// bellmanford
module bellmanford (reset, clock, GMAR1, GMDR1, GMAR2, GMDR2, IMAR, IMDR, WMAR1, WMAR2, WMDR1, WMDR2, WMWDR, WMWAR, WMWE, OMAR, OMDR, OMWAR, OMWDR, OMWE, NegCycle, Finish);
clock: 3.75 ns
lec_check: 0
cap_margin: 20
core_margin: 2
core_utilization: 70
cts_cluster_diameter: 209
cts_cluster_size: 31
setup_slack_margin: -0.25
slew_margin: 20
run.sh (not shown) runs the stock make flow with config.mk's settings and CLKGATE_MAP_FILE=.
The first run failed in 3_2_place_iop.
==> next run, changes <==
- CORE_UTILIZATION: 70 -> 63
- CTS_CLUSTER_DIAMETER: 209 -> not set
- CTS_CLUSTER_SIZE: 31 -> not set
- SETUP_SLACK_MARGIN: -0.25 -> not set
- clock period: 3.75 -> 3.41 ns (I/O delays scaled with it)
Outcome: The new run failed in 3_2_place_iop (PPL-0024). Die area went up by 11%. Synthesized area does not change. Synthesized cell count is unchanged.
==> next run, changes <==
- CORE_UTILIZATION: 63 -> 57
- clock period: 3.41 -> 2.37 ns (I/O delays scaled with it)
Outcome: The changed run ended with an error in 3_2_place_iop with PPL-0024. Synthesized area is unchanged. Die size goes up by 10%. Synthesized cell count stays the same.
==> next run, changes <==
- CORE_UTILIZATION: 57 -> 59
- clock period: 2.37 -> 2.52 ns (I/O delays scaled with it)
The changed run stopped in 3_2_place_iop, error PPL-0024.
Die area shrinks by 3.3%.
Area after synthesis does not change.
Synthesized cell count stays the same.

oak:
bellmanford again, from the RTL that the note above started with.
Settings: LEC_CHECK=0, CAP_MARGIN=20, CORE_MARGIN=2, CORE_UTILIZATION=57, SETUP_SLACK_MARGIN=0.65, SLEW_MARGIN=20; clock period 2.37 ns.
In the summary table, oak is marked failed, with error PPL-0024 raised in 3_2_place_iop.
The inputs of pine differ from those of oak as listed below.
# oak
export LEC_CHECK = 0
export CAP_MARGIN = 20
export CORE_MARGIN = 2
export CORE_UTILIZATION = 57
export SETUP_SLACK_MARGIN = 0.65
export SLEW_MARGIN = 20
create_clock -name core_clock -period 2.37 [get_ports {clock}]
# pine
export LEC_CHECK = 0
export CAP_MARGIN = 20
export CORE_MARGIN = 2
export CORE_UTILIZATION = 54
export CTS_CLUSTER_SIZE = 30
export SETUP_SLACK_MARGIN = -0.19
export SLEW_MARGIN = 20
create_clock -name core_clock -period 2.37 [get_ports {clock}]
==> results <==
pine vs oak: starting density of the core down
The flow ended early for pine: it failed with a tool error in 3_2_place_iop.
pine against oak: area fraction in full adders, half adders and majority gates has remained practically unchanged; synthesized cell count has remained practically unchanged; number of standard-cell rows in the floorplan has increased; height of the chip has increased; synthesis-stage register bit count has remained practically unchanged.
From oak to pine the numbers moved as follows: average cell area after synthesis shows no meaningful change; chip area went up 2500 um^2; area inside the core boundary went up 5.3%.
From oak to pine, cell area after synthesis did not move at all.
pine and oak ended up with roughly the same chip area line of the yosys report.

bellmanford again, from the RTL that the note above started with.
// bellmanford
module bellmanford (reset, clock, GMAR1, GMDR1, GMAR2, GMDR2, IMAR, IMDR, WMAR1, WMAR2, WMDR1, WMDR2, WMWDR, WMWAR, WMWE, OMAR, OMDR, OMWAR, OMWDR, OMWE, NegCycle, Finish);
input clock,reset;
output reg [12:0] GMAR1;
input wire [127:0] GMDR1;
output reg [12:0] GMAR2;
input wire [127:0] GMDR2;
output reg [12:0] IMAR;
input wire [7:0] IMDR;
output reg [12:0] WMAR1;
input wire [127:0] WMDR1;
output reg [12:0] WMAR2;
input wire [127:0] WMDR2;
output reg [12:0] WMWAR;
output reg [127:0] WMWDR;
output reg WMWE;
output wire [12:0] OMAR;
output wire [15:0] OMDR;
assign OMAR = 13'b0;
assign OMDR = 16'b0;
output reg [12:0] OMWAR;
output reg [15:0] OMWDR;
output reg OMWE;
output reg NegCycle;
output reg Finish;
parameter [4:0]  
Init    = 4'b0000,
Init1   = 4'b0001,
Init2   = 4'b0010,
Init3   = 4'b0011,
Upd_S   = 4'b0100,
Upd_D   = 4'b0101, 
BFA1    = 4'b0110,
BFA_Stall1 = 4'b0111,
BFA2    = 4'b1000,
BFA_Stall2    = 4'b1001,
BFA3    = 4'b1010,
BFA_Stall3 = 4'b1011,
BFA4    = 4'b1100,
BFA5    = 4'b1101,
BFA_Stall4 = 4'b1110,
BFA6    = 4'b1111,
OP1     = 5'b10000,
OP_Stall1 = 5'b10001,
OP2     = 5'b10010,
OP3     = 5'b10011,
OP4     = 5'b10100,
OP_Stall2 = 5'b10101,
Refresh1 = 5'b10110,
Refresh2 = 5'b10111,
End1 = 5'b11000,
End2 = 5'b11001,
End3 = 5'b11010;
reg [127:0] GMDR1_reg;
reg [127:0] GMDR2_reg;
reg [7:0] IMDR_reg;
reg [127:0] WMDR1_reg;
reg [127:0] WMDR2_reg;
always@(posedge clock)
begin
    GMDR1_reg <= GMDR1;
    GMDR2_reg <= GMDR2;
    IMDR_reg <= IMDR;
    WMDR1_reg <= WMDR1;
    WMDR2_reg <= WMDR2;
end
reg [7:0] NumNodes;
reg [7:0] NodeCounter;
reg [7:0] Ureg;
reg [7:0] NumLinks;
reg [7:0] LinkCounter;
reg [7:0] Vreg[0:8];
reg signed [7:0] Wreg[0:8];
reg signed [7:0] NewWeight;
reg [7:0] Sub;
reg BFA_flag;
  ...
Settings: LEC_CHECK=0, CAP_MARGIN=20, CORE_MARGIN=2, CORE_UTILIZATION=59, SETUP_SLACK_MARGIN=0.87, SLEW_MARGIN=20; clock period 3.46 ns.
The baseline never finished: it broke off in I/O pin placement (3_2_place_iop).
Then changed:
- ABC_AREA: default -> 1
- CORE_UTILIZATION: 59 -> 45
- SETUP_SLACK_MARGIN: 0.87 -> default
- clock period: 3.46 -> 4.14 ns (I/O delays scaled with it)
Effect: The changed run passed the timing, DRC and antenna checks. Synthesized area climbs by 3.8%. Die area climbs by 35%. Synthesized cell count climbs by 32%.
Then changed:
- ABC_AREA: 1 -> default
- CORE_UTILIZATION: 45 -> 44
- clock period: 4.14 -> 2.52 ns (I/O delays scaled with it)
- The changed run finished with setup timing left
- power came out higher by about 64%
- via count goes down by 9.6%
- die size is lower by 1.5%
- maximum frequency went up by 11%
- setup slack is worse by 1.3 ns
- utilization came out higher by 2.7 points
- non-clock buffer count rises by 173
- final area goes up by 2.9%
- register-to-register slack degrades by 1.3 ns
- critical path depth shrinks by 2
Then changed:
- CORE_UTILIZATION: 44 -> 68
- SETUP_SLACK_MARGIN: default -> -0.22
Now the flow stopped in I/O pin placement (3_2_place_iop).
Die area went down by a quarter to a third.
Synthesized cell count does not change.
Synthesized area stays the same.

bellmanford again, from the RTL that the note above started with.
Settings: LEC_CHECK=0, CAP_MARGIN=20, CORE_MARGIN=2, CORE_UTILIZATION=66, SETUP_SLACK_MARGIN=-0.13, SLEW_MARGIN=20; clock period 2.52 ns.
The baseline never finished: it broke off in 3_2_place_iop.
Rerun with:
Settings changed: CORE_UTILIZATION 66 to 40, SETUP_SLACK_MARGIN -0.13 to default.
Clock period 2.52 ns to 5.0 ns, I/O delays scaled along.
=> The changed run finished clean; synthesized area stays the same; die size went up by 64%; synthesized cell count stays the same.
Rerun with:
Settings changed: CORE_UTILIZATION 40 to 57, CTS_CLUSTER_DIAMETER from default to 363, SETUP_SLACK_MARGIN from default to 1.01.
Result: Now the flow died in 3_2_place_iop (PPL-0024). Synthesized area is unchanged. Synthesized cell count is unchanged. Die area fell by about 30%.
Rerun with:
Settings changed: ABC_AREA from default to 1, CELL_PAD_IN_SITES_DETAIL_PLACEMENT from default to 1, CELL_PAD_IN_SITES_GLOBAL_PLACEMENT from default to 3, CORE_ASPECT_RATIO from default to 0.69, CORE_MARGIN 2 to 3, CORE_UTILIZATION 57 to 40, CTS_CLUSTER_DIAMETER 363 to default, CTS_CLUSTER_SIZE from default to 57, GPL_ROUTABILITY_DRIVEN from default to 0, GPL_TIMING_DRIVEN from default to 0, HOLD_SLACK_MARGIN from default to 0.2, PLACE_DENSITY from default to 0.61, SETUP_SLACK_MARGIN 1.01 to 1.25, SLEW_MARGIN 20 to 40.
The new run ended with an error in 3_3_place_gp; die area rises by 49%; synthesized cell count rises by 32%; area after synthesis rises by 3.8%.

Starting RTL as in the previous note.
Settings: LEC_CHECK=0, ABC_AREA=1, CAP_MARGIN=20, CORE_MARGIN=2, CORE_UTILIZATION=69, CTS_CLUSTER_DIAMETER=241, CTS_CLUSTER_SIZE=98, SETUP_SLACK_MARGIN=-0.23, SLEW_MARGIN=20; clock period 4.6 ns.
The baseline ended with an error in 3_2_place_iop (PPL-0024).
Edit:
==> flow/config.mk (replaced) <==
export PLATFORM = sky130hd
export DESIGN_NAME = bellmanford
export DESIGN_NICKNAME = bellmanford
export VERILOG_FILES = /design/flow/design.v
export SDC_FILE = /design/flow/constraint.sdc
export NUM_CORES = 4
export LEC_CHECK = 0
export CAP_MARGIN = 20
export CORE_MARGIN = 2
export CORE_UTILIZATION = 56
export SETUP_SLACK_MARGIN = 0.64
export SLEW_MARGIN = 20
==> flow/constraint.sdc (replaced) <==
create_clock -name core_clock -period 2.37 [get_ports {clock}]
set_input_delay 0.4740 -clock core_clock [delete_from_list [all_inputs] [get_ports {clock}]]
set_output_delay 0.4740 -clock core_clock [all_outputs]
set_load 0.01 [all_outputs]
=> The new run never finished: it broke off in 3_2_place_iop on PPL-0024; area after synthesis goes down by about 3.7%; synthesized cell count goes down by about 24%; die size goes up by about 18%.
Edit:
--- a/flow/config.mk
+++ b/flow/config.mk
@@ -9,4 +9,3 @@
 export CORE_MARGIN = 2
-export CORE_UTILIZATION = 56
-export SETUP_SLACK_MARGIN = 0.64
+export CORE_UTILIZATION = 40
 export SLEW_MARGIN = 20
==> flow/constraint.sdc (replaced) <==
create_clock -name core_clock -period 2.38 [get_ports {clock}]
set_input_delay 0.4760 -clock core_clock [delete_from_list [all_inputs] [get_ports {clock}]]
set_output_delay 0.4760 -clock core_clock [all_outputs]
set_load 0.01 [all_outputs]
What happened:
- With this change the flow finished but failed the layout checks on setup timing
- synthesized cell count does not change
- area after synthesis stays the same
- die area climbs by well over a third
Edit:
--- a/flow/config.mk
+++ b/flow/config.mk
@@ -8,3 +8,4 @@
 export CAP_MARGIN = 20
-export CORE_MARGIN = 2
+export CORE_ASPECT_RATIO = 0.69
+export CORE_MARGIN = 7
 export CORE_UTILIZATION = 40
==> flow/constraint.sdc (replaced) <==
create_clock -name core_clock -period 5.0 [get_ports {clock}]
set_input_delay 1.0000 -clock core_clock [delete_from_list [all_inputs] [get_ports {clock}]]
set_output_delay 1.0000 -clock core_clock [all_outputs]
set_load 0.01 [all_outputs]
What happened:
- The new run finished clean
- total power drops by well over a third
- combinational power drops by well over a third
- clock power drops by well over a third
- die area climbs by a little under a tenth
- setup slack is better by 1600 ps
- global-route usage drops by 3.4 points
Edit:
--- a/flow/config.mk
+++ b/flow/config.mk
@@ -8,4 +8,3 @@
 export CAP_MARGIN = 20
-export CORE_ASPECT_RATIO = 0.69
-export CORE_MARGIN = 7
+export CORE_MARGIN = 2
 export CORE_UTILIZATION = 40
==> flow/constraint.sdc (replaced) <==
create_clock -name core_clock -period 2.37 [get_ports {clock}]
set_input_delay 0.4740 -clock core_clock [delete_from_list [all_inputs] [get_ports {clock}]]
set_output_delay 0.4740 -clock core_clock [all_outputs]
set_load 0.01 [all_outputs]
The new run completed, yet does not pass: setup timing.
Combinational power went up to 2.6 times its value.
Flip-flop count is unchanged.
Power went up by 120%.

bellmanford again, from the RTL that the note above started with.
==> flow/design.v (excerpt) <==
module bellmanford (reset, clock, GMAR1, GMDR1, GMAR2, GMDR2, IMAR, IMDR, WMAR1, WMAR2, WMDR1, WMDR2, WMWDR, WMWAR, WMWE, OMAR, OMDR, OMWAR, OMWDR, OMWE, NegCycle, Finish);
input clock,reset;
output reg [12:0] GMAR1;
input wire [127:0] GMDR1;
output reg [12:0] GMAR2;
input wire [127:0] GMDR2;
output reg [12:0] IMAR;
input wire [7:0] IMDR;
output reg [12:0] WMAR1;
input wire [127:0] WMDR1;
output reg [12:0] WMAR2;
input wire [127:0] WMDR2;
output reg [12:0] WMWAR;
output reg [127:0] WMWDR;
output reg WMWE;
output wire [12:0] OMAR;
output wire [15:0] OMDR;
assign OMAR = 13'b0;
assign OMDR = 16'b0;
output reg [12:0] OMWAR;
output reg [15:0] OMWDR;
output reg OMWE;
output reg NegCycle;
output reg Finish;
parameter [4:0]  
Init    = 4'b0000,
Init1   = 4'b0001,
Init2   = 4'b0010,
Init3   = 4'b0011,
Upd_S   = 4'b0100,
Upd_D   = 4'b0101, 
BFA1    = 4'b0110,
BFA_Stall1 = 4'b0111,
BFA2    = 4'b1000,
BFA_Stall2    = 4'b1001,
BFA3    = 4'b1010,
BFA_Stall3 = 4'b1011,
BFA4    = 4'b1100,
BFA5    = 4'b1101,
  ...
Settings: LEC_CHECK=0, CAP_MARGIN=20, CORE_MARGIN=2, CORE_UTILIZATION=59, CTS_CLUSTER_SIZE=14, SETUP_SLACK_MARGIN=0.64, SLEW_MARGIN=20; clock period 2.56 ns.
The starting point died in I/O pin placement (3_2_place_iop).
Rerun with:
- CORE_UTILIZATION: 59 -> 35
- CTS_CLUSTER_SIZE: 14 -> unset
- SETUP_SLACK_MARGIN: 0.64 -> unset
- clock period: 2.56 -> 4.27 ns (I/O delays scaled with it)
=> The changed run finished with timing, DRC and antenna clean. Area after synthesis stays the same. Die size rose by 67%. Synthesized cell count is unchanged.
Rerun with:
- CORE_UTILIZATION: 35 -> 31
- clock period: 4.27 -> 6.57 ns (I/O delays scaled with it)
After rerunning: Die area increases by about 13%; clock power shrinks by about 36%; combinational power falls by about 36%; via count came out lower by about 1.6%.

## job 1664
Starting RTL as in the previous note.
Settings: LEC_CHECK=0, CAP_MARGIN=20, CORE_MARGIN=2, CORE_UTILIZATION=57, CTS_CLUSTER_SIZE=29, SLEW_MARGIN=20; clock period 3.43 ns.
Job 1664 never completed, since it errored out during I/O pin placement.
#### Input delta (job 6099 over job 1664)
- a deleted CTS_CLUSTER_SIZE that had been 29
- a change of CORE_UTILIZATION from 57 to 40
- a change of the clock period (ns, I/O delays scaled along) from 3.43 to 4.27
--- outcome ---
Job 1664 never completed; the flow aborted with a tool error in I/O pin placement. Looking at the reports, job 6099 completed the entire flow and the layout it produced met the timing, DRC and antenna checks. Compared with job 1664, floorplan core area in job 6099 increased by more than a quarter. In job 6099 relative to job 1664, cell row count had gone up by more than 10%. Reported for job 1664 and job 6099, mean instance size in the synthesized netlist turned out identical to the last digit. Synthesized instance count came out exactly the same in job 1664 and job 6099. Compared with job 1664, job 6099 shows total die size that has gone up by more than a quarter. Diff job 6099..job 1664 | synthesized cell area | unchanged. Changes observed in job 6099 relative to job 1664: die boundary height higher; horizontal die dimension higher.

## job 1072
Starting RTL as in the previous note.
clock: 5.0 ns
lec_check: 0
cap_margin: 20
cell_pad_in_sites_global_placement: 3
core_aspect_ratio: 0.69
core_margin: 7
core_utilization: 40
cts_cluster_size: 57
gpl_routability_driven: 0
place_density: 0.61
setup_slack_margin: 1.25
slew_margin: 20
Job 1072: done, clean on timing, DRC and antenna
Setup changes, job 1072 to job 1641
# job 1072
export LEC_CHECK = 0
export CAP_MARGIN = 20
export CELL_PAD_IN_SITES_GLOBAL_PLACEMENT = 3
export CORE_ASPECT_RATIO = 0.69
export CORE_MARGIN = 7
export CORE_UTILIZATION = 40
export CTS_CLUSTER_SIZE = 57
export GPL_ROUTABILITY_DRIVEN = 0
export PLACE_DENSITY = 0.61
export SETUP_SLACK_MARGIN = 1.25
export SLEW_MARGIN = 20
create_clock -name core_clock -period 5.0 [get_ports {clock}]
# job 1641
export LEC_CHECK = 0
export CAP_MARGIN = 20
export CORE_ASPECT_RATIO = 1.88
export CORE_MARGIN = 2
export CORE_UTILIZATION = 59
export CTS_CLUSTER_DIAMETER = 302
export CTS_CLUSTER_SIZE = 62
export SETUP_SLACK_MARGIN = 0.16
export SLEW_MARGIN = 20
export TNS_END_PERCENT = 15
create_clock -name core_clock -period 5.0 [get_ports {clock}]
Results
As the logs show, job 1641 stopped at I/O pin placement after a tool error, so it never reached the end of the flow.
As far as share of synthesized area spent on multiplexers goes, job 1641 and job 1072 are indistinguishable; the numbers are identical.
Job 1641 -> job 1072: cell count after synthesis delta 0, exact match
Post-synth area from yosys stat came out exactly the same in job 1641 and job 1072.
Diff job 1641..job 1072 | sequential cell area fraction in the yosys report | unchanged
Comparing job 1641 with job 1072, the fraction of the mapped netlist area in adder cells came out essentially unchanged.
Taking job 1072 as the reference, in job 1641 share of the core filled by cells before placement rose by 19 points, width of the die has decreased.
As far as mean area per synthesized cell goes, job 1072 and job 1641 are indistinguishable; the numbers are identical.
On die area, job 1641 does better than job 1072.
In the tables for job 1641 and job 1072, height of the die reads higher with job 1641.
Job 1641 ended up with a lower placeable core region than job 1072 did.
Relative to job 1641, the following input files were edited for job 3686:
# job 1641
export LEC_CHECK = 0
export CAP_MARGIN = 20
export CORE_ASPECT_RATIO = 1.88
export CORE_MARGIN = 2
export CORE_UTILIZATION = 59
export CTS_CLUSTER_DIAMETER = 302
export CTS_CLUSTER_SIZE = 62
export SETUP_SLACK_MARGIN = 0.16
export SLEW_MARGIN = 20
export TNS_END_PERCENT = 15
create_clock -name core_clock -period 5.0 [get_ports {clock}]
# job 3686
export LEC_CHECK = 0
export CAP_MARGIN = 20
export CORE_MARGIN = 8
export CORE_UTILIZATION = 56
export GPL_ROUTABILITY_DRIVEN = 0
export SLEW_MARGIN = 20
export TNS_END_PERCENT = 85
create_clock -name core_clock -period 5.0 [get_ports {clock}]
## What came out
- Job 3686 reached the final stage; the timing, DRC and antenna checks on its layout passed.
- Per the comparison of job 3686 with job 1641, horizontal die dimension higher; area inside the core boundary grew by about 5.4%; chip area line of the yosys report about even.
- Vertical die size for job 3686: 21% down relative to job 1641
- Comparing job 1641 against job 3686, there is no change at all in portion of netlist area occupied by mux cells.
- Re fraction of the yosys area taken by sequential cells: no difference whatsoever between job 3686 and job 1641.
- Compared with job 1641, in job 3686 post-synthesis cell count essentially unchanged, initial core utilization decreased 3.0 points.
- From job 3686 to job 1641, netlist area before placement did not move at all.
- Summary of job 3686 over job 1641: area of the chip moved up; floorplan row count -about 25%.
diff inputs: job 3686 => job 9396
# job 3686
export LEC_CHECK = 0
export CAP_MARGIN = 20
export CORE_MARGIN = 8
export CORE_UTILIZATION = 56
export GPL_ROUTABILITY_DRIVEN = 0
export SLEW_MARGIN = 20
export TNS_END_PERCENT = 85
create_clock -name core_clock -period 5.0 [get_ports {clock}]
# job 9396
export LEC_CHECK = 0
export CAP_MARGIN = 20
export CORE_MARGIN = 2
export CORE_UTILIZATION = 56
export SETUP_SLACK_MARGIN = -0.22
export SLEW_MARGIN = 20
create_clock -name core_clock -period 2.37 [get_ports {clock}]
## What came out
As far as number of enable-type register cells in the synthesized netlist goes, job 9396 and job 3686 are indistinguishable; the numbers are identical. Against job 3686, job 9396 comes in 5.3% lower on height of the die. Job 9396: aborted in I/O pin placement (tool error). For width of the chip, dividing the value from job 9396 by the value from job 3686 gives 0.947. On post-synth area from yosys stat, job 9396 tracks job 3686 almost exactly.
Modified inputs, job 2076 compared to job 9396
# job 9396
export LEC_CHECK = 0
export CAP_MARGIN = 20
export CORE_MARGIN = 2
export CORE_UTILIZATION = 56
export SETUP_SLACK_MARGIN = -0.22
export SLEW_MARGIN = 20
create_clock -name core_clock -period 2.37 [get_ports {clock}]
# job 2076
export LEC_CHECK = 0
export CAP_MARGIN = 20
export CORE_MARGIN = 2
export CORE_UTILIZATION = 56
export CTS_CLUSTER_SIZE = 31
export SLEW_MARGIN = 20
export TNS_END_PERCENT = 5
create_clock -name core_clock -period 2.37 [get_ports {clock}]
Findings:
Job 2076 never completed; the flow aborted with a tool error in I/O pin placement.
As far as die boundary height is concerned, job 9396 and job 2076 perform about the same.
Reported for job 9396 and job 2076, area after synthesis turned out identical to the last digit.
Diff job 2076..job 9396 | yosys stat cell total | unchanged
Job 2076 against job 9396: post-synthesis instance total roughly the same; xor and xnor area share after synthesis has remained practically unchanged; total cell area reported by yosys after synthesis ~0 delta.
Inputs modified between job 2076 and job 3564:
# job 2076
export LEC_CHECK = 0
export CAP_MARGIN = 20
export CORE_MARGIN = 2
export CORE_UTILIZATION = 56
export CTS_CLUSTER_SIZE = 31
export SLEW_MARGIN = 20
export TNS_END_PERCENT = 5
create_clock -name core_clock -period 2.37 [get_ports {clock}]
# job 3564
export LEC_CHECK = 0
export CAP_MARGIN = 20
export CORE_MARGIN = 2
export CORE_UTILIZATION = 40
export SETUP_SLACK_MARGIN = 0.65
export SLEW_MARGIN = 20
create_clock -name core_clock -period 2.37 [get_ports {clock}]
Notes after the runs:
No crash in job 3564: every stage finished, but the layout fails its final checks due to setup timing. Job 2076: it failed during I/O pin placement, and the tool reported PPL-0024. Number of enable-type register cells in the synthesized netlist: job 3564 vs job 2076 identical. Width of the die (job 3564 / job 2076): 1.18. Note that the total die size recorded for job 2076 amounts to 0.72 times the value seen in job 3564. The run showing the greater starting density of the core is job 2076. Changes observed in job 3564 relative to job 2076: synthesized chip area reported by yosys has remained practically unchanged; complex-gate fraction of the synthesized area has remained practically unchanged; row count has increased.
Power is estimated from default activity; no workload was simulated.
